### design/flow/run.sh
#!/bin/bash
# the make line also repeats each setting of config.mk as NAME=value (left out here)
make -C /OpenROAD-flow-scripts/flow DESIGN_CONFIG=/design/flow/config.mk WORK_HOME=/design/flow/orfs CLKGATE_MAP_FILE= finish
### design/flow/config.mk
export PLATFORM = sky130hd
export DESIGN_NAME = chris_slave
export DESIGN_NICKNAME = chris_slave
export VERILOG_FILES = /design/flow/design.v
export SDC_FILE = /design/flow/constraint.sdc
export NUM_CORES = 4
export LEC_CHECK = 0
export CAP_MARGIN = 20
export CORE_MARGIN = 2
export CORE_UTILIZATION = 72
export CTS_CLUSTER_SIZE = 23
export PLACE_DENSITY_LB_ADDON = 0.14
export SLEW_MARGIN = 20
### design/flow/constraint.sdc
create_clock -name core_clock -period 2.47 [get_ports {clock_clk}]
set_input_delay 0.4940 -clock core_clock [delete_from_list [all_inputs] [get_ports {clock_clk}]]
set_output_delay 0.4940 -clock core_clock [all_outputs]
set_load 0.01 [all_outputs]
### design/flow/design.v
module convolution_core (
input clk,
input reset,
input [31:0] value0,
input [31:0] value1,
input [31:0] value2,
input [31:0] value3,
input [31:0] value4,
input [31:0] value5,
input [31:0] value6,
input [31:0] value7,
input [31:0] value8,
input caculating_start,
output reg caculating_done,
input res_done,
output reg [31:0] ret
);
	parameter kernel0 = 8'd1;
	parameter kernel1 = 8'd2;
	parameter kernel2 = 8'd3;
	parameter kernel3 = 8'd4;
	parameter kernel4 = 8'd5;
	parameter kernel5 = 8'd6;
	parameter kernel6 = 8'd7;
	parameter kernel7 = 8'd8;
	parameter kernel8 = 8'd9;
	reg [31:0] Add0,Add1,Add2,Add3,Add4,Add5,Add6,Add7,Add8;
	reg [1:0] status;
	reg [31:0] reg_31, reg_32, reg_33;
	always @(posedge clk) begin
		if (reset) begin
			status <= 2'b00;
			ret <= 32'hffffffff;
			caculating_done <= 1'b0;
		end else if (status == 2'b00 && caculating_start) begin
			Add0 <= value0 * kernel0;
			Add1 <= value1 * kernel1;
			Add2 <= value2 * kernel2;
			Add3 <= value3 * kernel3;
			Add4 <= value4 * kernel4;
			Add5 <= value5 * kernel5;
			Add6 <= value6 * kernel6;
			Add7 <= value7 * kernel7;
			Add8 <= value8 * kernel8;
			status <= 1'b01;
		end else if (status == 2'b01 && caculating_start) begin
			reg_31 <= Add0+Add1+Add2;
			reg_32 <= Add3+Add4+Add5;
			reg_33 <= Add6+Add7+Add8;
			status <= 2'b10;
		end else if (status == 2'b10 && caculating_start) begin
			ret <= reg_31 + reg_32 + reg_33;
			status <= 2'b11;  
			caculating_done <= 1'b1;
		end else  if (caculating_start == 1'b0)begin
			caculating_done <= 1'b0;
			status <= 2'b00;
		end
	end 
endmodule
`timescale 1 ps / 1 ps
module chris_slave (
		input  wire [3:0]  avs_s0_address,      
		input  wire        avs_s0_read,         
		output wire [31:0] avs_s0_readdata,     
		input  wire        avs_s0_write,        
		input  wire [31:0] avs_s0_writedata,    
		output wire        avs_s0_waitrequest,  
		input  wire        clock_clk,           
		input  wire        reset_reset,         
		output wire        LEDR                 
	);
	reg [31:0] reg_out;
	assign avs_s0_readdata = reg_out;
   reg			Reg_Status_Read;
   reg			Reg_Status_Write;
	reg 			reg_write_done;
	reg 			reg_read_done;
   reg [31:0] 		reg_value[8:0];
	reg 				led_out;
	reg [31:0] reg_res;
   assign avs_s0_waitrequest = Reg_Status_Read&Reg_Status_Write;
	assign LEDR = led_out;
	reg reg_module_caculation_end;
	reg reg_modue_caculating_start;
	reg reg_module_end;
	reg reg_module_start;
   convolution_core instance_convolution(.clk(clock_clk),
	.reset(reset_reset),
	.value0(reg_value[0]),
	.value1(reg_value[1]),
	.value2(reg_value[2]),
	.value3(reg_value[3]),
	.value4(reg_value[4]),
	.value5(reg_value[5]),
	.value6(reg_value[6]),
	.value7(reg_value[7]),
	.value8(reg_value[8]),
	.caculating_start(reg_modue_caculating_start),
	.caculating_done(reg_module_caculation_end),
	.res_done(reg_module_end),
	.ret(reg_res)
	);
	 reg [3:0] reg_current_status, reg_next_status;
	 parameter IDLE = 4'b0001;
    parameter CALCULATING = 4'b0010;
    parameter WAITTING = 4'b0100;
    parameter FINISH = 4'b1000;
	 always@(posedge clock_clk)
    begin
        if(reset_reset)
            reg_current_status <= IDLE;
        else
            reg_current_status <= reg_next_status;
    end
    always@(reg_current_status or reg_read_done or reg_module_caculation_end or reg_write_done or reset_reset)
    begin
        if(reset_reset)
            reg_next_status = IDLE;
        else
        begin
            case(reg_current_status)
                IDLE:reg_next_status = reg_read_done?CALCULATING:IDLE;
                CALCULATING:reg_next_status = reg_module_caculation_end?WAITTING:CALCULATING;
                WAITTING:reg_next_status = reg_write_done?FINISH:WAITTING;
                FINISH: reg_next_status = IDLE;
                default: reg_next_status = IDLE;
            endcase
        end
    end
	 always@(posedge clock_clk) begin
		if (reset_reset) begin
			led_out <= 1'b0;
			reg_module_start<= 1'b0;
			reg_module_end	<= 1'b0;
			reg_modue_caculating_start <= 1'b0;
		end else begin
		case(reg_current_status)
			IDLE: begin
				reg_module_start<= 1'b0;
				reg_module_end	<= 1'b0;
				reg_modue_caculating_start <= 1'b0;
			end
			CALCULATING: begin
				led_out <= 1'b1;
				reg_module_start <= 1'b1;
				reg_modue_caculating_start <= 1'b1;
			end
			WAITTING:begin
				reg_modue_caculating_start <= 1'b0;
				reg_module_end <= 1'b1;
			end
			FINISH:begin
				reg_module_start <= 1'b0;
				reg_module_end	<= 1'b0;
				reg_modue_caculating_start <= 1'b0;
				led_out <= 1'b0;
			end
			default:begin
			end
		endcase
	 end 
	 end
	always @(posedge clock_clk)
	  if (reset_reset) begin
			Reg_Status_Write <= 1'b1;
			reg_read_done <= 1'b0;
			reg_value[0] <= 32'h00000000;
			reg_value[1] <= 32'h00000000;
			reg_value[2] <= 32'h00000000;
			reg_value[3] <= 32'h00000000;
			reg_value[4] <= 32'h00000000;
			reg_value[5] <= 32'h00000000;
			reg_value[6] <= 32'h00000000;
			reg_value[7] <= 32'h00000000;
			reg_value[8] <= 32'h00000000;			
	  end else if (!avs_s0_waitrequest && avs_s0_write) begin
			case (avs_s0_address[3:0])
				4'b0000: reg_value[0] <= avs_s0_writedata;
				4'b0001: reg_value[1] <= avs_s0_writedata;
				4'b0010: reg_value[2] <= avs_s0_writedata;
				4'b0011: reg_value[3] <= avs_s0_writedata;
				4'b0100: reg_value[4] <= avs_s0_writedata;
				4'b0101: reg_value[5] <= avs_s0_writedata;
				4'b0110: reg_value[6] <= avs_s0_writedata;
				4'b0111: reg_value[7] <= avs_s0_writedata;
				4'b1000:begin
					reg_value[8] <= avs_s0_writedata;
					reg_read_done <= 1'b1;  
				end
			endcase		
			Reg_Status_Write <= 1'b1;
	  end else if (avs_s0_waitrequest && avs_s0_write)begin
			Reg_Status_Write <= 1'b0;
	  end else begin
			if(reg_module_end) begin
				reg_read_done <= 1'b0;
			end 
			Reg_Status_Write <= 1'b1;	
	  end
   always @(posedge clock_clk)
	if (reset_reset) begin
		Reg_Status_Read <= 1'b1;	
		reg_write_done <= 1'b0;
		reg_out <= 32'hffffffff;
	end else if (!avs_s0_waitrequest && avs_s0_read) begin
		Reg_Status_Read <= 1'b1;
		reg_write_done <= 1'b1;	
	end else if(avs_s0_waitrequest && avs_s0_read && reg_current_status == WAITTING) begin
		case (avs_s0_address[3:0])
				4'b0000: reg_out <= reg_value[0];
				4'b0001: reg_out <= reg_value[1];
				4'b0010: reg_out <= reg_value[2];
				4'b0011: reg_out <= reg_value[3];
				4'b0100: reg_out <= reg_value[4];
				4'b0101: reg_out <= reg_value[5];
				4'b0110: reg_out <= reg_value[6];
				4'b0111: reg_out <= reg_value[7];
				4'b1000: reg_out <= reg_value[8];
				4'b1001: reg_out <= reg_res;
			default:reg_out <= 32'hffffffff;
		endcase
		Reg_Status_Read <= 1'b0;	
	end else begin
		Reg_Status_Read <= 1'b1;
		if (reg_module_end) begin
			reg_write_done <= 1'b0;
		end
	end
endmodule
==> results of run 1 <==
## per-stage QoR
stage	hold WS (ps)	power (W)
after floorplan	400	0.0135
after global placement	423	0.0138
after detailed placement	432	0.0138
after CTS	160	0.0258
## routing by layer
layer | overflow | global-route usage
met3 | 1 | 0.674
met2 | 7 | 0.955
met5 | 0 | 0.425
met4 | 11 | 0.800
met1 | 0 | 0.795
## repair_timing
action,in CTS
setup endpoints to repair,203
pin swaps,372
setup buffers,152
gates resized,593
==> out/results.ini, run 1 <==
[run_status]
status = did not finish
stop_stage = global routing
stop_error = [ERROR GRT-0116] Global routing finished with congestion. Check the congestion regions in the DRC Viewer.

[grt]
grt-ovfl-total = 19
grt_usage = 0.804

[synthesis]
ys_seq_frac = 0.448
aoi_share = 0.174
ys_cells = 4175
yosys-top-cells-area = edfxtp_1 27%, dfxtp_1 18%, ha_1 9.8%, fa_1 7.5%, nand2_1 7.0%
synth.logic.top_family = AND-OR/OR-AND gates
simple_gate_area_frac = 0.130
synth_dominant_cell_count = nand2_1
yosysWarnings = 4
async_flop_share = 0
avgSynthCellArea_um2 = 9.99
syn_nets = 4696
ys_area_um2 = 41700
ff_type = edfxtp_1
synth-edff-count = 377
top_cell_area_share = 0.272
netlist_instances = 4175
ys_sh_xor = 0.0498
yosysUniqueCellTypes = 75
synth-seq-cells = 744
synth_area_um2 = 41700
mux_share = 0.000990
adder_share = 0.172
largest_area_cell = edfxtp_1
top_cells_by_count = 776 x nand2_1, 520 x a21oi_1, 377 x edfxtp_1

[floorplanning]
initCoreUtil = 0.725
die_w_um = 245
fp.dieH_um = 245
io_pins = 74
floorplan.rows = 88
core-area_um2 = 57500
dieArea_um2 = 59800

[clocking]
cts_root_buffer = clkbuf_16
cts_buffers = 77
htreeDepth = 3
hold_buffers = 0
cts.path.max_buffers = 3
clock_sink_count = 744

[place]
portBuffers = 73
pre_cts_slack_ps = -1440
dp_cells = 5615
place_area_um2 = 49100
hpwl_um = 105000
place_congestion = 1.01

==> run 2, diff against run 1 <==
ABC_AREA = 1   (was unset)
CORE_UTILIZATION = 70   (was 72)
CTS_CLUSTER_DIAMETER = 354   (was unset)
CTS_CLUSTER_SIZE = 15   (was 23)
MAX_ROUTING_LAYER = met4   (was unset)
PLACE_DENSITY_LB_ADDON = unset   (was 0.14)
clock period = 2.58 ns   (was 2.47 ns; I/O delays follow)
==> out/results.ini, run 2 <==
[synthesis]
synth_area_um2 = 46200
netlist_instances = 5687
synth.logic.top_family = simple AND/OR/NAND/NOR gates
largest_area_cell = edfxtp_1
ys_sh_xor = 0.0334
ys_cells = 5687
avgSynthCellArea_um2 = 8.12
top_cell_area_share = 0.245
synth-seq-cells = 744
simple_gate_area_frac = 0.206
yosysUniqueCellTypes = 41
async_flop_share = 0
yosysWarnings = 4
syn_nets = 6208
ff_type = edfxtp_1
top_cells_by_count = 1197 x nand2_1, 660 x nor2_1, 557 x a21oi_1
ys_area_um2 = 46200
ys_seq_frac = 0.404
adder_share = 0.156
synth-edff-count = 377
yosys-top-cells-area = edfxtp_1 25%, dfxtp_1 16%, nand2_1 9.7%, ha_1 8.8%, fa_1 6.8%
aoi_share = 0.139
synth_dominant_cell_count = nand2_1
mux_share = 0

[place]
hpwl_um = 140000
place_area_um2 = 50700
place_congestion = 1.18
portBuffers = 73

[floorplanning]
core-area_um2 = 65500
dieArea_um2 = 68000
fp.dieH_um = 261
floorplan.rows = 94
io_pins = 74
initCoreUtil = 0.705
die_w_um = 261

[clocking]
clock_sink_count = 744
htreeDepth = 2
cts_root_buffer = clkbuf_16
hold_buffers = 0
cts_buffers = 55
cts.path.max_buffers = 3

[run_status]
stop_stage = global routing
status = did not finish

-- run 2: metrics by stage --
| stage | setup WS [ps] | utilization | instances |
|---|---|---|---|
| floorplan | -2900 | - | 5687 |
| global placement | -99.0 | 0.774 | 6855 |
| detailed placement | -215 | 0.774 | 6855 |
| CTS | -59.6 | 0.810 | 6970 |
-- run 2: what timing repair did --
action | in CTS
endpoints found under the setup margin | 91
setup buffers | 11
gates resized | 162
pin swaps | 33
gates cloned | 0
==> run 3, diff against run 2 <==
CAP_MARGIN = 5   (was 20)
CORE_UTILIZATION = 72   (was 70)
CTS_CLUSTER_DIAMETER = 233   (was 354)
CTS_CLUSTER_SIZE = 14   (was 15)
MAX_ROUTING_LAYER = unset   (was met4)
PLACE_DENSITY_LB_ADDON = 0.04   (was unset)
SETUP_SLACK_MARGIN = 0.69   (was unset)
clock period = 2.36 ns   (was 2.58 ns; I/O delays follow)
==> out/results.ini, run 3 <==
[synthesis]
yosys-top-cells-area = edfxtp_1 25%, dfxtp_1 16%, nand2_1 9.7%, ha_1 8.8%, fa_1 6.8%
ff_type = edfxtp_1
netlist_instances = 5687
avgSynthCellArea_um2 = 8.12
ys_area_um2 = 46200
yosysWarnings = 4
top_cell_area_share = 0.245
ys_cells = 5687
top_cells_by_count = 1197 x nand2_1, 660 x nor2_1, 557 x a21oi_1
largest_area_cell = edfxtp_1
synth-seq-cells = 744
synth_dominant_cell_count = nand2_1
aoi_share = 0.139
yosysUniqueCellTypes = 41
async_flop_share = 0
ys_sh_xor = 0.0334
synth-edff-count = 377
simple_gate_area_frac = 0.206
mux_share = 0
syn_nets = 6208
ys_seq_frac = 0.404
synth.logic.top_family = simple AND/OR/NAND/NOR gates
adder_share = 0.156
synth_area_um2 = 46200

[place]
place_congestion = 1.18
pre_cts_slack_ps = -444
hpwl_um = 143000
dp_cells = 6930
portBuffers = 73

[floorplanning]
floorplan.rows = 92
dieArea_um2 = 66200
fp.dieH_um = 257
die_w_um = 257
core-area_um2 = 63200
io_pins = 74
initCoreUtil = 0.731

[run_status]
stop_error = [ERROR DPL-0033] detailed placement checks failed during check placement.
status = did not finish
stop_stage = clock tree synthesis

-- run 3: stage by stage --
step	cell area, µm²	power (W)
3_5_place_dp	52800	0.0148
2_1_floorplan	47700	0.0143
3_3_place_gp	52800	0.0148
==> run 4, diff against run 3 <==
ABC_AREA = unset   (was 1)
CELL_PAD_IN_SITES_DETAIL_PLACEMENT = 0   (was unset)
CELL_PAD_IN_SITES_GLOBAL_PLACEMENT = 1   (was unset)
CORE_MARGIN = 6   (was 2)
CORE_UTILIZATION = 30   (was 72)
CTS_CLUSTER_DIAMETER = 291   (was 233)
CTS_CLUSTER_SIZE = 15   (was 14)
GPL_ROUTABILITY_DRIVEN = 0   (was unset)
GPL_TIMING_DRIVEN = 0   (was unset)
HOLD_SLACK_MARGIN = 0.19   (was unset)
MAX_ROUTING_LAYER = met4   (was unset)
MIN_ROUTING_LAYER = met2   (was unset)
PLACE_DENSITY_LB_ADDON = 0.22   (was 0.04)
SETUP_SLACK_MARGIN = 1.06   (was 0.69)
SLEW_MARGIN = 35   (was 20)
clock period = 6.26 ns   (was 2.36 ns; I/O delays follow)
==> out/results.ini, run 4 <==
[sta]
finalSetupTns_ps = 0
hold_viol_final = 0
slew_viol_final = 0
tightestPinTransition_ps = 1100
fin_skew_ps = 36.4
setup_viol = 0
fin_crit_sh = 0.756
max_freq_ghz = 0.211
hold_ws_ps = 425
fin_crit_ps = 4730
rsz0062_at_grt = no
relSlewSlack = 0.265

[floorplanning]
initCoreUtil = 0.303
io_pins = 74
die_w_um = 385
floorplan.rows = 136
dieArea_um2 = 148000
fp.dieH_um = 385
core-area_um2 = 138000

[worst_setup_path]
crit_fanout = 4
endpoint_kind = flip-flop
cp.arrival_ps = 5330
worstSetupPathType = flip-flop to flip-flop
r2r_end = instance_convolution.ret[31]$_SDFFE_PP1P_
crit_family = AND-OR/OR-AND gates
crit_path_cell_trace = fa_1 -> ha_1 -> fa_1 -> a211oi_1 -> nor2_1 -> o31ai_1 -> a311oi_1 -> o211ai_1 -> nand2_1 -> a31oi_1 -> o21ai_0 -> mux2i_1 -> nor2_1
endpoint = instance_convolution.ret[31]$_SDFFE_PP1P_
slowest_delay_ps = 520
start_kind = flip-flop
required_ps = 6860
rrSetupSlack_ps = 1530
cp_slowest_cell = edfxtp_1
worstReg2RegStart = instance_convolution.reg_33[1]$_DFFE_PP_
critical_path_buf_inv_count = 0
r2r_cells = 13
startpoint = instance_convolution.reg_33[1]$_DFFE_PP_
path_depth = 13

[worst_hold_path]
hold_path_depth = 0
min_from = instance_convolution.Add4[0]$_DFFE_PP_
hold_class = flip-flop to flip-flop
holdPathEnd = instance_convolution.reg_32[0]$_DFFE_PP_

[final_layout]
fin_cells = 6165
nFillCells = 14000
flop_area_um2 = 18700
final_nets = 4815
comb_area_um2 = 22200
utilization = 0.338
area.growth.synth_to_final_pct = 11.6

[pwr]
power_frac_comb = 0.031
pg_seq_w = 0.00509
power.group.top = registers
p_switching_w = 0.00228
cellPowerDensity_nw_per_um2 = 195
clkPwrFrac = 0.407
p_comb_w = 0.000284
leakage_nw = 18.9
switching_share = 0.251
p_int_w = 0.00678
power.share.sequential = 0.562
p_clk_w = 0.00368
max-vdd-ir-drop_mv = 0.253

[synthesis]
synth_dominant_cell_count = nand2_1
async_flop_share = 0
top_cell_area_share = 0.272
ys_cells = 4175
yosysWarnings = 4
ff_type = edfxtp_1
synth_area_um2 = 41700
ys_sh_xor = 0.0498
top_cells_by_count = 776 x nand2_1, 520 x a21oi_1, 377 x edfxtp_1
syn_nets = 4696
largest_area_cell = edfxtp_1
ys_area_um2 = 41700
aoi_share = 0.174
mux_share = 0.000990
yosys-top-cells-area = edfxtp_1 27%, dfxtp_1 18%, ha_1 9.8%, fa_1 7.5%, nand2_1 7.0%
synth-seq-cells = 744
adder_share = 0.172
avgSynthCellArea_um2 = 9.99
ys_seq_frac = 0.448
yosysUniqueCellTypes = 75
netlist_instances = 4175
synth.logic.top_family = AND-OR/OR-AND gates
simple_gate_area_frac = 0.130
synth-edff-count = 377

[routing]
viasPerCell = 7.39
met3_length_um = 73400
routed-via-count = 45600
highest_layer = met4
wl_met1_um = 0
drt_iter0_drc = 10600
drt_pass1_iterations = 22
wl_met2_um = 76500
ant_nets = 0
wirelength_um = 168000
drc = 0
wl_per_cell_um = 27.3

[run]
log.warning_count = 26
maxCapViolCount = 0

[clocking]
cts_resized = 0
clk_latency_ps = 740
hold_buffers = 0
postCtsSetupBuffers = 0
path_clk_slew_ps = 90
cts_tree = built
cts_root_buffer = clkbuf_16
cts.path.max_buffers = 3
cts_buffers = 55
htreeDepth = 2
clock_sink_count = 744

[place]
portBuffers = 37
dp_cells = 6029
hpwl_um = 126000

[grt]
grt_max_degree = 51
antenna_found_initial = 0
grt-ovfl-total = 0
grt_usage = 0.347
grt_pass1_wl_um = 235000
grt_pass1_vias = 48000

[run_status]
status = finished clean

==> run 4: metal layers <==
metal  track usage  vias up
met5             -        -
met4        0.0817        0
met3         0.465     1571
met2         0.389    13300
met1             -    15500
li1              -    15200
==> run 4: layout make-up <==
class,count,share of cell area
timing repair buffer,62,0.0155
clock buffer,99,0.0331
multi-input combinational,3156,0.476
sequential,744,0.401
inverter,83,0.00670
tap,1794,0.0483
clock inverter,2,0.000377
buffer,192,0.0165
antenna,33,0.00178
==> run 4: metrics by stage <==
| stage | worst slack [ps] | power (W) | cell area [µm²] |
|---|---|---|---|
| 2_1_floorplan | 1900 | 0.00531 | 41700 |
| 3_3_place_gp | -494 | 0.00544 | 44300 |
| 3_5_place_dp | 1670 | 0.00545 | 44700 |
| 4_1_cts | 1660 | 0.00898 | 46300 |
| 5_1_grt | 1430 | 0.00922 | 46400 |
| 6_report | 1530 | 0.00906 | 46500 |
==> run 5, diff against run 4 <==
CAP_MARGIN = 20   (was 5)
CELL_PAD_IN_SITES_DETAIL_PLACEMENT = unset   (was 0)
CELL_PAD_IN_SITES_GLOBAL_PLACEMENT = unset   (was 1)
CORE_MARGIN = 2   (was 6)
CORE_UTILIZATION = 40   (was 30)
CTS_CLUSTER_DIAMETER = unset   (was 291)
CTS_CLUSTER_SIZE = unset   (was 15)
GPL_ROUTABILITY_DRIVEN = unset   (was 0)
GPL_TIMING_DRIVEN = unset   (was 0)
HOLD_SLACK_MARGIN = unset   (was 0.19)
MAX_ROUTING_LAYER = unset   (was met4)
MIN_ROUTING_LAYER = unset   (was met2)
PLACE_DENSITY_LB_ADDON = unset   (was 0.22)
SETUP_SLACK_MARGIN = 0.45   (was 1.06)
SLEW_MARGIN = 20   (was 35)
clock period = 4.24 ns   (was 6.26 ns; I/O delays follow)
==> out/results.ini, run 5 <==
[routing]
routed-via-count = 33100
wirelength_um = 135000
drc = 0
viasPerCell = 5.81
drt_iter0_drc = 3644
ant_nets = 0
drt_pass1_iterations = 9
wl_per_cell_um = 23.8

[pwr]
pg_seq_w = 0.00751
clkPwrFrac = 0.481
p_switching_w = 0.00337
power_frac_comb = 0.024
max-vdd-ir-drop_mv = 0.253
p_int_w = 0.0118
p_clk_w = 0.00729
cellPowerDensity_nw_per_um2 = 318
power.share.sequential = 0.496
p_comb_w = 0.000357
switching_share = 0.222
leakage_nw = 19.7
power.group.top = registers

[clocking]
htreeDepth = 3
clock_sink_count = 744
hold_buffers = 0
cts_tree = built
path_clk_slew_ps = 60
cts.path.max_buffers = 3
cts_root_buffer = clkbuf_16
clk_latency_ps = 660
cts_buffers = 82

[sta]
setup_viol = 0
finalSetupTns_ps = 0
relSlewSlack = 0.321
max_freq_ghz = 0.268
hold_viol_final = 0
slew_viol_final = 0
tightestPinTransition_ps = 1020
setup_slack_ps = 507
rsz0062_at_grt = yes
fin_crit_sh = 0.880
fin_skew_ps = 29.3
fin_crit_ps = 3730

[worst_setup_path]
crit_path_cell_trace = buf_6 -> fa_2 -> ha_4 -> a211oi_4 -> nor2_2 -> a311o_1 -> o311a_1 -> o31a_1 -> o221ai_2 -> nand3b_1 -> o211ai_1 -> a31oi_1 -> xnor2_1
cp.arrival_ps = 4120
cp_slowest_cell = fa_2
worstReg2RegStart = reg_value[6][1]$_SDFFE_PP0P_
endpoint = instance_convolution.Add6[29]$_DFFE_PP_
slowest_delay_ps = 570
required_ps = 4630
endpoint_kind = flip-flop
startpoint = reg_value[6][1]$_SDFFE_PP0P_
worstSetupPathType = flip-flop to flip-flop
r2r_end = instance_convolution.Add6[29]$_DFFE_PP_
r2r_cells = 13
rrSetupSlack_ps = 510
crit_fanout = 4
start_kind = flip-flop
crit_family = AND-OR/OR-AND gates
critical_path_buf_inv_count = 1
path_depth = 13

[synthesis]
ys_sh_xor = 0.0498
avgSynthCellArea_um2 = 9.99
top_cells_by_count = 776 x nand2_1, 520 x a21oi_1, 377 x edfxtp_1
ys_area_um2 = 41700
synth.logic.top_family = AND-OR/OR-AND gates
yosysUniqueCellTypes = 75
largest_area_cell = edfxtp_1
synth-edff-count = 377
aoi_share = 0.174
simple_gate_area_frac = 0.130
mux_share = 0.000990
synth_area_um2 = 41700
netlist_instances = 4175
top_cell_area_share = 0.272
synth_dominant_cell_count = nand2_1
yosys-top-cells-area = edfxtp_1 27%, dfxtp_1 18%, ha_1 9.8%, fa_1 7.5%, nand2_1 7.0%
async_flop_share = 0
synth-seq-cells = 744
ys_seq_frac = 0.448
ys_cells = 4175
syn_nets = 4696
yosysWarnings = 4
adder_share = 0.172
ff_type = edfxtp_1

[floorplanning]
core-area_um2 = 103000
die_w_um = 327
io_pins = 74
initCoreUtil = 0.403
dieArea_um2 = 107000
fp.dieH_um = 327
floorplan.rows = 118

[grt]
grt_usage = 0.249
grt-ovfl-total = 0
grt_pass1_wl_um = 199000
grt_pass1_vias = 31500
antenna_found_initial = 2
grt_max_degree = 166

[place]
hpwl_um = 97100
portBuffers = 73
place_congestion = 0.942
pre_cts_slack_ps = 189

[final_layout]
final_nets = 4767
area.growth.synth_to_final_pct = 14.2

[run]
log.warning_count = 31
maxCapViolCount = 0

[worst_hold_path]
min_from = instance_convolution.Add4[0]$_DFFE_PP_
holdPathEnd = instance_convolution.reg_32[0]$_DFFE_PP_
hold_class = flip-flop to flip-flop
hold_path_depth = 0

[run_status]
status = finished clean

## run 5: what timing repair did
item,4_1_cts,5_1_grt
setup endpoints to repair,25,48
resized,27,71
buffers inserted,7,15
pin swaps,19,53
## run 5: cell type report
cell class | count | area (µm²)
Antenna cell | 1 | 2.50
Clock buffer | 118 | 2400
Clock inverter | 34 | 309
Fill cell | 9634 | 55900
Inverter | 83 | 324
Multi-Input combinational cell | 3156 | 22500
Sequential cell | 744 | 18700
Tap cell | 1380 | 1730
Timing Repair Buffer | 179 | 1710
## run 5: stage by stage
stage	utilization	total power (W)	instance area, µm²	hold WS (ps)	cells
5_1_grt	0.460	0.0155	47600	463	5695
3_3_place_gp	0.429	0.00801	44400	436	5520
4_1_cts	0.457	0.0152	47200	453	5679
2_1_floorplan	-	0.00784	41700	400	4175
3_5_place_dp	0.429	0.00801	44400	405	5520
6_report	0.460	0.0152	47600	450	5695
## run 5: routing by layer
layer	wire length, µm	GRT usage	vias up
met5	0	0	-
li1	-	-	15200
met1	59100	0.362	16100
met2	58400	0.377	1531
met3	14300	0.0507	223
met4	3600	0.0672	0
==> run 6, diff against run 5 <==
CORE_UTILIZATION = 71   (was 40)
CTS_CLUSTER_DIAMETER = 372   (was unset)
SETUP_SLACK_MARGIN = unset   (was 0.45)
clock period = 9.47 ns   (was 4.24 ns; I/O delays follow)
==> out/results.ini, run 6 <==
[run_status]
status = finished clean

[pwr]
power.group.top = registers
p_clk_w = 0.00308
p_comb_w = 0.000142
max-vdd-ir-drop_mv = 0.165
leakage_nw = 19.2
cellPowerDensity_nw_per_um2 = 145
p_int_w = 0.00516
switching_share = 0.216
p_switching_w = 0.00142
power.share.sequential = 0.511
power_frac_comb = 0.022
clkPwrFrac = 0.467
pg_seq_w = 0.00337

[place]
dp_cells = 4854
place_congestion = 0.989
place_area_um2 = 43000
portBuffers = 73
hpwl_um = 88100

[final_layout]
post-route-cell-area_um2 = 45600
utilization = 0.787
area.growth.synth_to_final_pct = 9.30
fin_cells = 5001
final_nets = 4690

[sta]
tightestPinTransition_ps = 1090
max_freq_ghz = 0.228
relSlewSlack = 0.268
slew_viol_final = 0
setup_viol = 0
fin_skew_ps = 40.8
hold_viol_final = 0
fin_crit_ps = 4390
finalSetupTns_ps = 0
rsz0062_at_grt = no
fin_crit_sh = 0.464

[synthesis]
mux_share = 0.000990
simple_gate_area_frac = 0.130
syn_nets = 4696
synth-seq-cells = 744
largest_area_cell = edfxtp_1
synth-edff-count = 377
netlist_instances = 4175
ys_cells = 4175
synth_dominant_cell_count = nand2_1
yosys-top-cells-area = edfxtp_1 27%, dfxtp_1 18%, ha_1 9.8%, fa_1 7.5%, nand2_1 7.0%
top_cell_area_share = 0.272
top_cells_by_count = 776 x nand2_1, 520 x a21oi_1, 377 x edfxtp_1
async_flop_share = 0
avgSynthCellArea_um2 = 9.99
synth_area_um2 = 41700
synth.logic.top_family = AND-OR/OR-AND gates
aoi_share = 0.174
yosysWarnings = 4
ys_sh_xor = 0.0498
yosysUniqueCellTypes = 75
ys_area_um2 = 41700
adder_share = 0.172
ys_seq_frac = 0.448
ff_type = edfxtp_1

[worst_setup_path]
crit_fanout = 5
critical_path_buf_inv_count = 0
r2r_cells = 12
endpoint_kind = flip-flop
slowest_delay_ps = 620
startpoint = instance_convolution.Add7[12]$_DFFE_PP_
path_depth = 12
r2r_end = instance_convolution.reg_33[31]$_DFFE_PP_
worstReg2RegStart = instance_convolution.Add7[12]$_DFFE_PP_
start_kind = flip-flop
required_ps = 9790
rrSetupSlack_ps = 5080
cp.arrival_ps = 4710
endpoint = instance_convolution.reg_33[31]$_DFFE_PP_
crit_family = AND-OR/OR-AND gates
crit_path_cell_trace = fa_1 -> ha_1 -> a21o_1 -> a21o_1 -> a21o_1 -> o2111ai_1 -> o21ai_0 -> nand2_1 -> nor3_1 -> nand3_1 -> a31o_2 -> xnor2_1
worstSetupPathType = flip-flop to flip-flop
cp_common_cell = a21o_1
cp_slowest_cell = xnor2_1

[routing]
drt_pass1_iterations = 10
viasPerCell = 6.69
wl_per_cell_um = 24.5
drt_iter0_drc = 4733
ant_nets = 0
drc = 0
wirelength_um = 122000
routed-via-count = 33500

[run]
log.warning_count = 31
maxCapViolCount = 0

[grt]
grt_pass1_wl_um = 185000
grt_usage = 0.406
grt_pass1_vias = 32200
antenna_found_initial = 8
grt_max_degree = 160
grt-ovfl-total = 0

[worst_hold_path]
min_from = instance_convolution.Add4[0]$_DFFE_PP_
hold_path_depth = 0
holdPathEnd = instance_convolution.reg_32[0]$_DFFE_PP_
hold_class = flip-flop to flip-flop

[clocking]
postCtsSetupBuffers = 0
cts_resized = 0
clock_sink_count = 744
cts_tree = built
hold_buffers = 0
cts_root_buffer = clkbuf_16
cts.path.max_buffers = 3
htreeDepth = 3
cts_buffers = 78
clk_latency_ps = 660
path_clk_slew_ps = 60

[floorplanning]
floorplan.rows = 88
core-area_um2 = 57900
die_w_um = 246
io_pins = 74
initCoreUtil = 0.720
dieArea_um2 = 60700
fp.dieH_um = 246

==> run 6: layout make-up <==
type | count | area, µm²
tap | 765 | 957
clock inverter | 27 | 324
clock buffer | 118 | 2220
timing repair buffer | 106 | 996
multi-input combinational | 3156 | 22100
sequential | 744 | 18700
inverter | 83 | 312
fill | 3855 | 12300
antenna | 2 | 5.00
==> run 6: metal layers <==
metal / share of wire / track usage
met5: 0.00022 / 0
met4: 0.033 / 0.125
met3: 0.16 / 0.140
met2: 0.42 / 0.586
met1: 0.39 / 0.579
==> run 6: stage by stage <==
stage	hold slack, ps	power (W)	setup slack, ps
2_1_floorplan	400	0.00351	55.4
3_3_place_gp	410	0.00357	4760
3_5_place_dp	405	0.00357	4690
4_1_cts	417	0.00658	5030
5_1_grt	455	0.00671	4950
6_report	420	0.00659	5080
==> run 7, diff against run 6 <==
ABC_AREA = 1   (was unset)
CELL_PAD_IN_SITES_GLOBAL_PLACEMENT = 1   (was unset)
CORE_UTILIZATION = 41   (was 71)
CTS_CLUSTER_DIAMETER = 190   (was 372)
MAX_ROUTING_LAYER = met4   (was unset)
MIN_ROUTING_LAYER = met1   (was unset)
SETUP_SLACK_MARGIN = -0.18   (was unset)
clock period = 6.0 ns   (was 9.47 ns; I/O delays follow)
==> out/results.ini, run 7 <==
[sta]
setup_viol = 0
slew_viol_final = 0
tightestPinTransition_ps = 1310
relSlewSlack = 0.123
fin_crit_sh = 0.585
fin_crit_ps = 3510
max_freq_ghz = 0.285
rsz0062_at_grt = no
hold_ws_ps = 425
hold_viol_final = 0
fin_skew_ps = 28.1
finalSetupTns_ps = 0

[worst_setup_path]
cp_slowest_cell = inv_2
worstSetupPathType = input pin to flip-flop
r2r_end = instance_convolution.Add6[31]$_DFFE_PP_
slowest_delay_ps = 730
worstReg2RegStart = reg_value[6][11]$_SDFFE_PP0P_
path_depth = 9
startpoint = avs_s0_address[2]
endpoint = reg_value[7][7]$_SDFFE_PP0P_
critical_path_buf_inv_count = 4
crit_path_cell_trace = clkdlybuf4s50_1 -> inv_2 -> nor2_4 -> nand2_1 -> buf_4 -> nor2_1 -> inv_2 -> o21ai_0 -> a21oi_1
crit_fanout = 64
endpoint_kind = flip-flop
crit_family = buffers and inverters
cp.arrival_ps = 4090
rrSetupSlack_ps = 2750
required_ps = 6580
cp_common_cell = inv_2
r2r_cells = 11
start_kind = input pin

[grt]
grt_pass1_wl_um = 286000
grt_pass1_vias = 38200
grt_max_degree = 158
grt-ovfl-total = 0
antenna_found_initial = 15
grt_usage = 0.357

[synthesis]
synth_area_um2 = 46200
netlist_instances = 5687
yosys-top-cells-area = edfxtp_1 25%, dfxtp_1 16%, nand2_1 9.7%, ha_1 8.8%, fa_1 6.8%
synth-edff-count = 377
ff_type = edfxtp_1
ys_cells = 5687
syn_nets = 6208
simple_gate_area_frac = 0.206
top_cell_area_share = 0.245
adder_share = 0.156
mux_share = 0
yosysUniqueCellTypes = 41
ys_seq_frac = 0.404
aoi_share = 0.139
async_flop_share = 0
synth.logic.top_family = simple AND/OR/NAND/NOR gates
yosysWarnings = 4
largest_area_cell = edfxtp_1
avgSynthCellArea_um2 = 8.12
top_cells_by_count = 1197 x nand2_1, 660 x nor2_1, 557 x a21oi_1
synth-seq-cells = 744
synth_dominant_cell_count = nand2_1
ys_sh_xor = 0.0334
ys_area_um2 = 46200

[pwr]
pg_seq_w = 0.00533
power_frac_comb = 0.032
power.group.top = the clock network
p_comb_w = 0.000362
p_switching_w = 0.00260
switching_share = 0.233
leakage_nw = 21.8
p_clk_w = 0.00549
clkPwrFrac = 0.491
cellPowerDensity_nw_per_um2 = 218
power.share.sequential = 0.477
p_int_w = 0.00858
max-vdd-ir-drop_mv = 0.207

[place]
portBuffers = 73
hpwl_um = 166000
place_congestion = 1.01

[worst_hold_path]
hold_path_depth = 0
min_from = instance_convolution.Add4[0]$_DFFE_PP_
hold_class = flip-flop to flip-flop
holdPathEnd = instance_convolution.reg_32[0]$_DFFE_PP_

[clocking]
cts.path.max_buffers = 3
cts_tree = built
cts_resized = 0
clock_sink_count = 744
cts_buffers = 88
path_clk_slew_ps = 60
htreeDepth = 3
cts_root_buffer = clkbuf_16
clk_latency_ps = 680
postCtsSetupBuffers = 0
hold_buffers = 0

[routing]
drt_iter0_drc = 4905
viasPerCell = 5.62
drc = 0
ant_nets = 0
drt_pass1_iterations = 6
wl_per_cell_um = 27.9
wirelength_um = 204000
routed-via-count = 41000

[floorplanning]
floorplan.rows = 123
dieArea_um2 = 115000
fp.dieH_um = 340
die_w_um = 340
core-area_um2 = 112000
io_pins = 74
initCoreUtil = 0.412

[final_layout]
final_nets = 6234
nFillCells = 11400
area.growth.synth_to_final_pct = 11.3

[run_status]
status = finished clean

[run]
maxCapViolCount = 0
log.warning_count = 31

-- run 7: through the flow --
step	power (W)	instance area, µm²	std cells	worst slack [ps]	utilization
3_3_place_gp	0.00579	48400	7122	1730	0.432
3_5_place_dp	0.00579	48400	7123	1930	0.432
4_1_cts	0.0112	51400	7287	2630	0.458
6_report	0.0112	51400	7292	2490	0.459
5_1_grt	0.0115	51400	7288	2260	0.458
2_1_floorplan	0.00561	46300	5687	-169	-
-- run 7: metal layers --
metal / wire [µm] / GRT usage / up-vias
li1: - / - / 19200
met2: 88600 / 0.532 / 1547
met5: 0 / - / -
met1: 94100 / 0.509 / 20000
met4: 6490 / 0.103 / 0
met3: 14500 / 0.0446 / 255
-- run 7: layout make-up --
cell class | instances | area [µm²] | area share
Antenna cell | 5 | 12.5 | 0.000244
Timing Repair Buffer | 101 | 1010 | 0.0196
Inverter | 576 | 2170 | 0.0422
Clock buffer | 110 | 2390 | 0.0465
Sequential cell | 744 | 18700 | 0.363
Tap cell | 1500 | 1880 | 0.0365
Clock inverter | 54 | 528 | 0.0103
Multi-Input combinational cell | 4202 | 24700 | 0.481
==> run 8, diff against run 7 <==
CAP_MARGIN = 0   (was 20)
CELL_PAD_IN_SITES_DETAIL_PLACEMENT = 0   (was unset)
CELL_PAD_IN_SITES_GLOBAL_PLACEMENT = unset   (was 1)
CORE_ASPECT_RATIO = 0.5   (was unset)
CORE_UTILIZATION = 72   (was 41)
CTS_CLUSTER_SIZE = 19   (was unset)
GPL_ROUTABILITY_DRIVEN = 0   (was unset)
MAX_ROUTING_LAYER = unset   (was met4)
MIN_ROUTING_LAYER = unset   (was met1)
PLACE_DENSITY_LB_ADDON = 0.04   (was unset)
SETUP_SLACK_MARGIN = 0.75   (was -0.18)
SLEW_MARGIN = 10   (was 20)
TNS_END_PERCENT = 85   (was unset)
clock period = 2.59 ns   (was 6.0 ns; I/O delays follow)
==> out/results.ini, run 8 <==
[run_status]
status = did not finish
stop_stage = global routing
stop_error = [ERROR GRT-0232] Routing congestion too high. Check the congestion heatmap in the GUI.

[synthesis]
ys_cells = 5687
ff_type = edfxtp_1
ys_sh_xor = 0.0334
mux_share = 0
synth-edff-count = 377
synth_dominant_cell_count = nand2_1
yosysWarnings = 4
yosysUniqueCellTypes = 41
avgSynthCellArea_um2 = 8.12
ys_area_um2 = 46200
ys_seq_frac = 0.404
top_cell_area_share = 0.245
synth_area_um2 = 46200
syn_nets = 6208
largest_area_cell = edfxtp_1
netlist_instances = 5687
top_cells_by_count = 1197 x nand2_1, 660 x nor2_1, 557 x a21oi_1
simple_gate_area_frac = 0.206
aoi_share = 0.139
yosys-top-cells-area = edfxtp_1 25%, dfxtp_1 16%, nand2_1 9.7%, ha_1 8.8%, fa_1 6.8%
synth-seq-cells = 744
adder_share = 0.156
async_flop_share = 0
synth.logic.top_family = simple AND/OR/NAND/NOR gates

[floorplanning]
core-area_um2 = 63200
initCoreUtil = 0.731
die_w_um = 362
dieArea_um2 = 66300
fp.dieH_um = 183
floorplan.rows = 65
io_pins = 74

[place]
hpwl_um = 128000
portBuffers = 73
pre_cts_slack_ps = -136

[clocking]
cts_root_buffer = clkbuf_16
cts.path.max_buffers = 3
cts_buffers = 45
htreeDepth = 2
hold_buffers = 0
clock_sink_count = 744

[grt]
grt_usage = 0.856
grt-ovfl-total = 1467

run 8: per-layer routing:
layer / overflow / global-route usage
met1: 157 / 0.852
met2: 829 / 0.983
met3: 92 / 0.748
met4: 377 / 0.839
met5: 12 / 0.577
run 8: through the flow:
step	cells	cell area (µm²)	power, W	TNS (ps)
floorplan	5687	47700	0.0130	-1054810
global placement	6577	50100	0.0134	-79.9
detailed placement	6577	50100	0.0134	-1280
CTS	6769	55200	0.0206	-88.2
run 8: timing repair:
item | CTS
resized | 706
pin swaps | 319
cloned | 0
endpoints found under the setup margin | 544
buffers inserted | 108
==> run 9, diff against run 8 <==
ABC_AREA = 0   (was 1)
CAP_MARGIN = 35   (was 0)
CORE_ASPECT_RATIO = 0.85   (was 0.5)
CORE_MARGIN = 5   (was 2)
CORE_UTILIZATION = 51   (was 72)
CTS_CLUSTER_DIAMETER = 45   (was 190)
CTS_CLUSTER_SIZE = unset   (was 19)
GPL_ROUTABILITY_DRIVEN = unset   (was 0)
PLACE_DENSITY_LB_ADDON = 0.07   (was 0.04)
SETUP_SLACK_MARGIN = unset   (was 0.75)
SLEW_MARGIN = 15   (was 10)
TNS_END_PERCENT = 5   (was 85)
clock period = 2.7 ns   (was 2.59 ns; I/O delays follow)
==> out/results.ini, run 9 <==
[sta]
slew_viol_final = 0
fin_crit_ps = 3660
finalSetupTns_ps = -53830
tightestPinTransition_ps = 939
rsz0062_at_grt = yes
setup_slack_ps = -963
hold_viol_final = 0
max_freq_ghz = 0.273
fin_crit_sh = 1.36
fin_skew_ps = 44.0
relSlewSlack = 0.374
hold_ws_ps = 186
setup_viol = 133

[place]
hpwl_um = 104000
portBuffers = 73
place_congestion = 0.946
place_area_um2 = 49000

[worst_setup_path]
start_kind = flip-flop
crit_fanout = 2
crit_path_cell_trace = fa_1 -> ha_2 -> inv_2 -> fa_2 -> nor2b_2 -> o31a_1 -> nand4_1 -> buf_4 -> buf_4 -> buf_4 -> buf_4 -> buf_4 -> buf_4 -> buf_4 -> buf_4 -> buf_4 -> buf_4 -> nand3_2 -> nor2_1 -> nor2_1
cp_slowest_cell = fa_1
startpoint = instance_convolution.Add3[2]$_DFFE_PP_
slowest_delay_ps = 550
r2r_cells = 20
endpoint_kind = flip-flop
cp_common_cell = buf_4
required_ps = 3230
worstSetupPathType = flip-flop to flip-flop
critical_path_buf_inv_count = 11
endpoint = instance_convolution.reg_32[14]$_DFFE_PP_
worstReg2RegStart = instance_convolution.Add3[2]$_DFFE_PP_
cp.arrival_ps = 4190
r2r_end = instance_convolution.reg_32[14]$_DFFE_PP_
rrSetupSlack_ps = -960
crit_family = buffers and inverters
path_depth = 20

[pwr]
power.share.sequential = 0.449
switching_share = 0.233
p_comb_w = 0.000634
finalPower_w = 0.0263
p_int_w = 0.0202
p_clk_w = 0.0139
leakage_nw = 23.7
max-vdd-ir-drop_mv = 0.468
power.group.top = the clock network
cellPowerDensity_nw_per_um2 = 488
pg_seq_w = 0.0118
clkPwrFrac = 0.527
p_switching_w = 0.00614
power_frac_comb = 0.024

[clocking]
clk_latency_ps = 680
cts_buffers = 102
cts.path.max_buffers = 3
htreeDepth = 3
hold_buffers = 0
clock_sink_count = 744
cts_root_buffer = clkbuf_16
path_clk_slew_ps = 60
cts_tree = built

[final_layout]
nFillCells = 6411
post-route-cell-area_um2 = 53900
area.growth.synth_to_final_pct = 29.2
final_nets = 5419

[run_status]
violations = setup timing
status = complete, but fails checks

[synthesis]
synth.logic.top_family = AND-OR/OR-AND gates
avgSynthCellArea_um2 = 9.99
top_cells_by_count = 776 x nand2_1, 520 x a21oi_1, 377 x edfxtp_1
ys_seq_frac = 0.448
adder_share = 0.172
synth-seq-cells = 744
simple_gate_area_frac = 0.130
synth_area_um2 = 41700
synth-edff-count = 377
ff_type = edfxtp_1
yosysUniqueCellTypes = 75
mux_share = 0.000990
yosys-top-cells-area = edfxtp_1 27%, dfxtp_1 18%, ha_1 9.8%, fa_1 7.5%, nand2_1 7.0%
ys_cells = 4175
largest_area_cell = edfxtp_1
async_flop_share = 0
netlist_instances = 4175
yosysWarnings = 4
syn_nets = 4696
aoi_share = 0.174
ys_area_um2 = 41700
synth_dominant_cell_count = nand2_1
ys_sh_xor = 0.0498
top_cell_area_share = 0.272

[routing]
drt_pass1_iterations = 6
wirelength_um = 138000
viasPerCell = 5.86
wl_per_cell_um = 22.7
drc = 0
drt_iter0_drc = 3887
routed-via-count = 35600
ant_nets = 0

[floorplanning]
initCoreUtil = 0.515
fp.dieH_um = 274
core-area_um2 = 81000
die_w_um = 320
floorplan.rows = 96
dieArea_um2 = 87600
io_pins = 74

[worst_hold_path]
hold_class = input pin to flip-flop
min_from = reset_reset
holdPathEnd = reg_value[3][29]$_SDFFE_PP0P_
hold_path_depth = 2

[grt]
grt_max_degree = 114
grt-ovfl-total = 0
grt_pass1_wl_um = 207000
antenna_found_initial = 3
grt_pass1_vias = 34000
grt_usage = 0.310

[run]
maxCapViolCount = 0
log.warning_count = 35

-- run 9: layer usage --
layer,vias to the layer above,part of all wire,global-route usage
met5,-,0,0
met4,0,0.019,0.0638
met3,194,0.13,0.0901
met2,1708,0.40,0.435
met1,17100,0.45,0.478
li1,16600,-,-
-- run 9: per-stage QoR --
stage / util / std cells / setup slack [ps]
after floorplan: - / 4175 / -819
after global placement: 0.606 / 5854 / -1080
after detailed placement: 0.606 / 5854 / -1130
after CTS: 0.661 / 6061 / -972
after global routing: 0.665 / 6066 / -1140
final: 0.665 / 6068 / -963
-- run 9: what timing repair did --
action,CTS,global route
pin swaps,117,47
gates resized,213,64
setup buffers,14,5
endpoints found under the setup margin,166,160
-- run 9: layout make-up --
class	count	area, µm²	area share
inverter	83	324	0.00602
antenna	2	5.00	0.0000929
tap	1078	1350	0.0250
clock buffer	122	2750	0.0511
timing repair buffer	811	6750	0.125
clock inverter	72	785	0.0146
multi-input combinational	3156	23200	0.431
sequential	744	18700	0.347
==> run 10, diff against run 9 <==
ABC_AREA = unset   (was 0)
CAP_MARGIN = 5   (was 35)
CELL_PAD_IN_SITES_DETAIL_PLACEMENT = 1   (was 0)
CORE_ASPECT_RATIO = unset   (was 0.85)
CORE_MARGIN = 2   (was 5)
CORE_UTILIZATION = 40   (was 51)
CTS_CLUSTER_DIAMETER = unset   (was 45)
CTS_CLUSTER_SIZE = 15   (was unset)
HOLD_SLACK_MARGIN = 0.19   (was unset)
PLACE_DENSITY_LB_ADDON = unset   (was 0.07)
SETUP_SLACK_MARGIN = 1.83   (was unset)
SLEW_MARGIN = 20   (was 15)
TNS_END_PERCENT = unset   (was 5)
clock period = 6.85 ns   (was 2.7 ns; I/O delays follow)
==> out/results.ini, run 10 <==
[synthesis]
mux_share = 0.000990
netlist_instances = 4175
avgSynthCellArea_um2 = 9.99
async_flop_share = 0
synth.logic.top_family = AND-OR/OR-AND gates
ys_seq_frac = 0.448
ys_cells = 4175
yosysWarnings = 4
synth-edff-count = 377
ff_type = edfxtp_1
ys_area_um2 = 41700
top_cells_by_count = 776 x nand2_1, 520 x a21oi_1, 377 x edfxtp_1
syn_nets = 4696
synth_dominant_cell_count = nand2_1
synth-seq-cells = 744
synth_area_um2 = 41700
adder_share = 0.172
top_cell_area_share = 0.272
aoi_share = 0.174
largest_area_cell = edfxtp_1
yosys-top-cells-area = edfxtp_1 27%, dfxtp_1 18%, ha_1 9.8%, fa_1 7.5%, nand2_1 7.0%
ys_sh_xor = 0.0498
simple_gate_area_frac = 0.130
yosysUniqueCellTypes = 75

[worst_setup_path]
cp.arrival_ps = 4740
startpoint = instance_convolution.Add2[1]$_DFFE_PP_
worstReg2RegStart = instance_convolution.Add2[1]$_DFFE_PP_
slowest_delay_ps = 580
cp_slowest_cell = fa_1
rrSetupSlack_ps = 2490
cp_common_cell = fa_1
start_kind = flip-flop
crit_family = AND-OR/OR-AND gates
endpoint = instance_convolution.reg_31[31]$_DFFE_PP_
r2r_cells = 14
crit_fanout = 4
path_depth = 14
worstSetupPathType = flip-flop to flip-flop
crit_path_cell_trace = fa_1 -> ha_1 -> inv_1 -> fa_1 -> nor2b_1 -> o31a_1 -> o2111ai_1 -> a21o_1 -> o211ai_1 -> a221o_1 -> a31oi_1 -> nor3_1 -> o22ai_1 -> xnor2_1
endpoint_kind = flip-flop
required_ps = 7230
critical_path_buf_inv_count = 1
r2r_end = instance_convolution.reg_31[31]$_DFFE_PP_

[pwr]
leakage_nw = 19.4
cellPowerDensity_nw_per_um2 = 205
switching_share = 0.223
finalPower_w = 0.00958
power.share.sequential = 0.486
clkPwrFrac = 0.493
power.group.top = the clock network
power_frac_comb = 0.021
pg_seq_w = 0.00465
p_clk_w = 0.00472
max-vdd-ir-drop_mv = 0.180
p_int_w = 0.00745
p_switching_w = 0.00213
p_comb_w = 0.000206

[place]
portBuffers = 73
hpwl_um = 103000
place_congestion = 0.914

[routing]
wl_per_cell_um = 25.1
wirelength_um = 141000
viasPerCell = 5.98
ant_nets = 0
drt_iter0_drc = 3160
drc = 0
drt_pass1_iterations = 7
routed-via-count = 33700

[grt]
grt_max_degree = 109
grt_pass1_vias = 34900
antenna_found_initial = 12
grt_usage = 0.263
grt_pass1_wl_um = 214000
grt-ovfl-total = 0

[clocking]
hold_buffers = 0
htreeDepth = 3
postCtsSetupBuffers = 0
cts_buffers = 83
clk_latency_ps = 670
cts.path.max_buffers = 3
cts_tree = built
path_clk_slew_ps = 60
cts_resized = 0
cts_root_buffer = clkbuf_16
clock_sink_count = 744

[floorplanning]
initCoreUtil = 0.403
io_pins = 74
die_w_um = 327
core-area_um2 = 103000
dieArea_um2 = 107000
floorplan.rows = 118
fp.dieH_um = 327

[final_layout]
nFillCells = 11400
comb_area_um2 = 22100
area.growth.synth_to_final_pct = 12.1
final_nets = 4696
flop_area_um2 = 18700

[sta]
setup_viol = 0
fin_skew_ps = 30.1
finalSetupTns_ps = 0
relSlewSlack = 0.210
fin_crit_sh = 0.636
hold_viol_final = 0
fin_crit_ps = 4360
slew_viol_final = 0
max_freq_ghz = 0.229
rsz0062_at_grt = no
tightestPinTransition_ps = 1190

[run]
maxCapViolCount = 0
log.warning_count = 28

[worst_hold_path]
hold_path_depth = 0
hold_class = flip-flop to flip-flop
min_from = instance_convolution.Add4[0]$_DFFE_PP_
holdPathEnd = instance_convolution.reg_32[0]$_DFFE_PP_

[run_status]
status = finished clean

-- run 10: cell type report --
type / count / area share
Antenna cell: 2 / 0.000107
Tap cell: 1380 / 0.0369
Inverter: 83 / 0.00667
Clock inverter: 46 / 0.00926
Multi-Input combinational cell: 3156 / 0.473
Sequential cell: 744 / 0.399
Clock buffer: 108 / 0.0523
Timing Repair Buffer: 107 / 0.0224
-- run 10: through the flow --
step / area, µm² / setup slack (ps) / instances / hold slack [ps] / util
2_1_floorplan: 41700 / 2370 / 4175 / 400 / -
3_3_place_gp: 43800 / 2410 / 5469 / 405 / 0.423
3_5_place_dp: 43800 / 2500 / 5469 / 408 / 0.424
4_1_cts: 46700 / 2510 / 5623 / 423 / 0.451
5_1_grt: 46700 / 2190 / 5626 / 440 / 0.452
6_report: 46700 / 2490 / 5626 / 422 / 0.452
-- run 10: routing by layer --
metal,global-route usage,routed length [µm],vias up
met1,0.360,58800,16900
met3,0.0554,14700,247
met4,0.0862,4120,8
met2,0.415,63600,1443
li1,-,-,15100
met5,0,55,-
==> run 11, diff against run 10 <==
ABC_AREA = 1   (was unset)
CAP_MARGIN = 20   (was 5)
CELL_PAD_IN_SITES_GLOBAL_PLACEMENT = 1   (was unset)
CORE_MARGIN = 5   (was 2)
CORE_UTILIZATION = 62   (was 40)
CTS_CLUSTER_DIAMETER = 190   (was unset)
CTS_CLUSTER_SIZE = 84   (was 15)
HOLD_SLACK_MARGIN = unset   (was 0.19)
MAX_ROUTING_LAYER = met5   (was unset)
MIN_ROUTING_LAYER = met1   (was unset)
SETUP_SLACK_MARGIN = -0.18   (was 1.83)
SLEW_MARGIN = 30   (was 20)
TNS_END_PERCENT = 35   (was unset)
clock period = 2.7 ns   (was 6.85 ns; I/O delays follow)
==> out/results.ini, run 11 <==
[synthesis]
synth.logic.top_family = simple AND/OR/NAND/NOR gates
synth-seq-cells = 744
ff_type = edfxtp_1
synth_area_um2 = 46200
netlist_instances = 5687
yosysUniqueCellTypes = 41
syn_nets = 6208
synth_dominant_cell_count = nand2_1
yosys-top-cells-area = edfxtp_1 25%, dfxtp_1 16%, nand2_1 9.7%, ha_1 8.8%, fa_1 6.8%
ys_cells = 5687
ys_seq_frac = 0.404
mux_share = 0
ys_area_um2 = 46200
top_cell_area_share = 0.245
adder_share = 0.156
synth-edff-count = 377
avgSynthCellArea_um2 = 8.12
simple_gate_area_frac = 0.206
yosysWarnings = 4
top_cells_by_count = 1197 x nand2_1, 660 x nor2_1, 557 x a21oi_1
largest_area_cell = edfxtp_1
ys_sh_xor = 0.0334
aoi_share = 0.139
async_flop_share = 0

[floorplanning]
initCoreUtil = 0.622
fp.dieH_um = 283
io_pins = 74
dieArea_um2 = 80000
floorplan.rows = 100
core-area_um2 = 74200
die_w_um = 283

[clocking]
cts_root_buffer = clkbuf_16
cts_buffers = 13
hold_buffers = 0
clock_sink_count = 744
cts.path.max_buffers = 3
htreeDepth = 1

[grt]
grt-ovfl-total = 222
grt_usage = 0.802

[place]
portBuffers = 73
pre_cts_slack_ps = -451
place_congestion = 1.12
hpwl_um = 178000

[run_status]
stop_error = [ERROR GRT-0116] Global routing finished with congestion. Check the congestion regions in the DRC Viewer.
status = did not finish
stop_stage = global routing

run 11: timing repair:
| item | CTS |
|---|---|
| setup buffers | 14 |
| gates resized | 167 |
| setup endpoints to repair | 88 |
| pin swaps | 23 |
run 11: routing by layer:
metal,GRT usage,GRT overflow
met4,0.841,120
met2,0.940,91
met1,0.782,1
met5,0.449,3
met3,0.670,7
run 11: through the flow:
stage / cells / area [µm²]
after floorplan: 5687 / 46300
after global placement: 6785 / 49400
after CTS: 6819 / 50500
after detailed placement: 6785 / 49400
==> run 12, diff against run 11 <==
ABC_AREA = unset   (was 1)
CAP_MARGIN = 15   (was 20)
CELL_PAD_IN_SITES_DETAIL_PLACEMENT = unset   (was 1)
CELL_PAD_IN_SITES_GLOBAL_PLACEMENT = unset   (was 1)
CORE_MARGIN = 2   (was 5)
CORE_UTILIZATION = 72   (was 62)
CTS_CLUSTER_DIAMETER = 91   (was 190)
CTS_CLUSTER_SIZE = 13   (was 84)
MAX_ROUTING_LAYER = unset   (was met5)
MIN_ROUTING_LAYER = unset   (was met1)
PLACE_DENSITY_LB_ADDON = 0.14   (was unset)
SETUP_SLACK_MARGIN = 0.44   (was -0.18)
SLEW_MARGIN = 20   (was 30)
TNS_END_PERCENT = unset   (was 35)
clock period = 1.79 ns   (was 2.7 ns; I/O delays follow)
==> out/results.ini, run 12 <==
[floorplanning]
io_pins = 74
dieArea_um2 = 59800
die_w_um = 245
fp.dieH_um = 245
core-area_um2 = 57500
floorplan.rows = 88
initCoreUtil = 0.725

[synthesis]
netlist_instances = 4175
synth_dominant_cell_count = nand2_1
simple_gate_area_frac = 0.130
yosysUniqueCellTypes = 75
avgSynthCellArea_um2 = 9.99
ys_area_um2 = 41700
synth.logic.top_family = AND-OR/OR-AND gates
mux_share = 0.000990
syn_nets = 4696
ys_seq_frac = 0.448
ys_sh_xor = 0.0498
aoi_share = 0.174
async_flop_share = 0
yosys-top-cells-area = edfxtp_1 27%, dfxtp_1 18%, ha_1 9.8%, fa_1 7.5%, nand2_1 7.0%
yosysWarnings = 4
ys_cells = 4175
synth-seq-cells = 744
adder_share = 0.172
top_cells_by_count = 776 x nand2_1, 520 x a21oi_1, 377 x edfxtp_1
largest_area_cell = edfxtp_1
top_cell_area_share = 0.272
synth_area_um2 = 41700
ff_type = edfxtp_1
synth-edff-count = 377

[place]
hpwl_um = 116000
place_congestion = 1.00
portBuffers = 73
place_area_um2 = 52000

[run_status]
status = did not finish
stop_error = [ERROR DPL-0033] detailed placement checks failed during check placement.
stop_stage = clock tree synthesis

-- run 12: stage by stage --
step	hold slack (ps)	total power (W)	cells	setup WS, ps
floorplan	400	0.0186	4175	-1560
global placement	406	0.0191	5818	-1820
detailed placement	440	0.0191	5818	-2070
==> run 13, diff against run 12 <==
CTS_CLUSTER_SIZE = 58   (was 13)
PLACE_DENSITY = 0.35   (was unset)
PLACE_DENSITY_LB_ADDON = unset   (was 0.14)
SETUP_SLACK_MARGIN = 0.59   (was 0.44)
clock period = 2.02 ns   (was 1.79 ns; I/O delays follow)
==> out/results.ini, run 13 <==
[run_status]
stop_stage = global routing
stop_error = [ERROR GRT-0232] Routing congestion too high. Check the congestion heatmap in the GUI.
status = did not finish

[clocking]
cts.path.max_buffers = 3
cts_buffers = 31
clock_sink_count = 744
htreeDepth = 1
cts_root_buffer = clkbuf_16

[synthesis]
synth-edff-count = 377
ys_cells = 4175
yosysWarnings = 4
mux_share = 0.000990
adder_share = 0.172
avgSynthCellArea_um2 = 9.99
ff_type = edfxtp_1
ys_seq_frac = 0.448
async_flop_share = 0
yosysUniqueCellTypes = 75
netlist_instances = 4175
synth.logic.top_family = AND-OR/OR-AND gates
aoi_share = 0.174
simple_gate_area_frac = 0.130
synth-seq-cells = 744
synth_dominant_cell_count = nand2_1
top_cell_area_share = 0.272
ys_area_um2 = 41700
yosys-top-cells-area = edfxtp_1 27%, dfxtp_1 18%, ha_1 9.8%, fa_1 7.5%, nand2_1 7.0%
syn_nets = 4696
ys_sh_xor = 0.0498
top_cells_by_count = 776 x nand2_1, 520 x a21oi_1, 377 x edfxtp_1
synth_area_um2 = 41700
largest_area_cell = edfxtp_1

[floorplanning]
core-area_um2 = 57500
initCoreUtil = 0.725
fp.dieH_um = 245
io_pins = 74
floorplan.rows = 88
dieArea_um2 = 59800
die_w_um = 245

[grt]
grt_usage = 0.943
grt-ovfl-total = 1265

[place]
place_congestion = 1.00
hpwl_um = 108000
place_area_um2 = 50400
dp_cells = 5760
portBuffers = 73

## run 13: per-layer routing
| layer | overflow | GRT usage |
|---|---|---|
| met5 | 7 | 0.661 |
| met4 | 405 | 1.00 |
| met3 | 74 | 0.860 |
| met2 | 687 | 1.04 |
| met1 | 92 | 0.912 |
## run 13: timing repair
action	in CTS
hold buffers	0
resized	521
setup buffers	135
setup endpoints to repair	905
pin swaps	285
## run 13: through the flow
stage / utilization / setup WS [ps] / power, W / setup TNS, ps
floorplan: - / -1360 / 0.0165 / -609030
detailed placement: 0.877 / -1800 / 0.0169 / -350690
CTS: 0.957 / -1710 / 0.0255 / -204560
global placement: 0.877 / -1610 / 0.0169 / -303840
==> run 14, diff against run 13 <==
ABC_AREA = 1   (was unset)
CAP_MARGIN = 20   (was 15)
CORE_UTILIZATION = 70   (was 72)
CTS_CLUSTER_DIAMETER = unset   (was 91)
CTS_CLUSTER_SIZE = unset   (was 58)
MAX_ROUTING_LAYER = met4   (was unset)
PLACE_DENSITY = unset   (was 0.35)
SETUP_SLACK_MARGIN = 1.12   (was 0.59)
clock period = 4.26 ns   (was 2.02 ns; I/O delays follow)
==> out/results.ini, run 14 <==
[clocking]
clk_latency_ps = 650
path_clk_slew_ps = 60
cts_buffers = 77
cts_root_buffer = clkbuf_16
htreeDepth = 3
clock_sink_count = 744
cts_tree = built
hold_buffers = 0
cts.path.max_buffers = 3

[synthesis]
top_cell_area_share = 0.245
synth_dominant_cell_count = nand2_1
yosysUniqueCellTypes = 41
async_flop_share = 0
yosys-top-cells-area = edfxtp_1 25%, dfxtp_1 16%, nand2_1 9.7%, ha_1 8.8%, fa_1 6.8%
yosysWarnings = 4
ys_seq_frac = 0.404
adder_share = 0.156
largest_area_cell = edfxtp_1
netlist_instances = 5687
ff_type = edfxtp_1
syn_nets = 6208
synth-seq-cells = 744
simple_gate_area_frac = 0.206
synth_area_um2 = 46200
top_cells_by_count = 1197 x nand2_1, 660 x nor2_1, 557 x a21oi_1
synth-edff-count = 377
ys_area_um2 = 46200
ys_sh_xor = 0.0334
synth.logic.top_family = simple AND/OR/NAND/NOR gates
mux_share = 0
aoi_share = 0.139
avgSynthCellArea_um2 = 8.12
ys_cells = 5687

[floorplanning]
floorplan.rows = 94
dieArea_um2 = 68000
core-area_um2 = 65500
io_pins = 74
die_w_um = 261
fp.dieH_um = 261
initCoreUtil = 0.705

[worst_setup_path]
worstSetupPathType = flip-flop to flip-flop
r2r_cells = 10
critical_path_buf_inv_count = 0
cp_slowest_cell = fa_1
endpoint_kind = flip-flop
start_kind = flip-flop
endpoint = instance_convolution.reg_31[31]$_DFFE_PP_
crit_fanout = 4
r2r_end = instance_convolution.reg_31[31]$_DFFE_PP_
startpoint = instance_convolution.Add2[20]$_DFFE_PP_
crit_family = adder cells
required_ps = 4630
rrSetupSlack_ps = 1070
path_depth = 10
cp_common_cell = nand2_1
worstReg2RegStart = instance_convolution.Add2[20]$_DFFE_PP_
crit_path_cell_trace = fa_1 -> ha_1 -> a21oi_1 -> o21ai_0 -> a21oi_1 -> nor2_1 -> nor2_1 -> nand2_1 -> nand2_1 -> nand2_1
slowest_delay_ps = 590
cp.arrival_ps = 3560

[routing]
wl_per_cell_um = 26.7
ant_nets = 0
drt_pass1_iterations = 13
drt_iter0_drc = 8392
wirelength_um = 178000
viasPerCell = 6.71
routed-via-count = 44700
drc = 0

[pwr]
p_comb_w = 0.000503
p_clk_w = 0.00675
power.share.sequential = 0.508
leakage_nw = 21.6
power_frac_comb = 0.034
p_switching_w = 0.00345
power.group.top = registers
p_int_w = 0.0113
switching_share = 0.234
max-vdd-ir-drop_mv = 0.363
pg_seq_w = 0.00751
clkPwrFrac = 0.458
cellPowerDensity_nw_per_um2 = 294

[worst_hold_path]
min_from = reg_value[7][14]$_SDFFE_PP0P_
holdPathEnd = instance_convolution.Add7[17]$_DFFE_PP_
hold_path_depth = 0
hold_class = flip-flop to flip-flop

[grt]
grt-ovfl-total = 0
grt_pass1_vias = 41100
grt_usage = 0.534
antenna_found_initial = 20
grt_max_degree = 129
grt_pass1_wl_um = 257000

[sta]
hold_viol_final = 0
relSlewSlack = 0.241
max_freq_ghz = 0.313
rsz0062_at_grt = no
fin_skew_ps = 34.9
slew_viol_final = 0
tightestPinTransition_ps = 1130
fin_crit_ps = 3190
setup_viol = 0
fin_crit_sh = 0.750
finalSetupTns_ps = 0

[run]
log.warning_count = 35
maxCapViolCount = 0

[final_layout]
area.growth.synth_to_final_pct = 8.92
fin_cells = 6661
final_nets = 6230

[place]
hpwl_um = 135000
place_congestion = 1.15
portBuffers = 73
dp_cells = 6493

[run_status]
status = finished clean

## run 14: timing repair
action | CTS | global route
gates resized | 0 | 20
endpoints found under the setup margin | 0 | 36
buffers inserted | 0 | 1
## run 14: layer usage
| layer | routed length [µm] | GRT usage | vias up |
|---|---|---|---|
| met3 | 30700 | 0.224 | 1071 |
| met4 | 16000 | 0.351 | 0 |
| li1 | - | - | 19200 |
| met2 | 70300 | 0.718 | 3965 |
| met5 | 0 | - | - |
| met1 | 61100 | 0.652 | 20400 |
## run 14: final cells by class
class | count | area (µm²)
clock inverter | 37 | 318
inverter | 576 | 2170
sequential | 744 | 18700
tap | 864 | 1080
antenna | 24 | 60.1
multi-input combinational | 4202 | 24800
clock buffer | 106 | 2160
fill | 4623 | 15200
timing repair buffer | 108 | 1070
## run 14: stage by stage
| stage | hold slack [ps] | instance area, µm² | setup WS [ps] | utilization | total power (W) |
|---|---|---|---|---|---|
| floorplan | 400 | 46300 | -1560 | - | 0.00790 |
| global placement | 410 | 47700 | 888 | 0.728 | 0.00809 |
| detailed placement | 417 | 47700 | 760 | 0.728 | 0.00810 |
| CTS | 433 | 50200 | 1160 | 0.766 | 0.0146 |
| global route | 439 | 50300 | 1130 | 0.768 | 0.0149 |
| finish | 436 | 50300 | 1070 | 0.768 | 0.0148 |
No activity file was given, so power comes from the tool's default toggle rates.
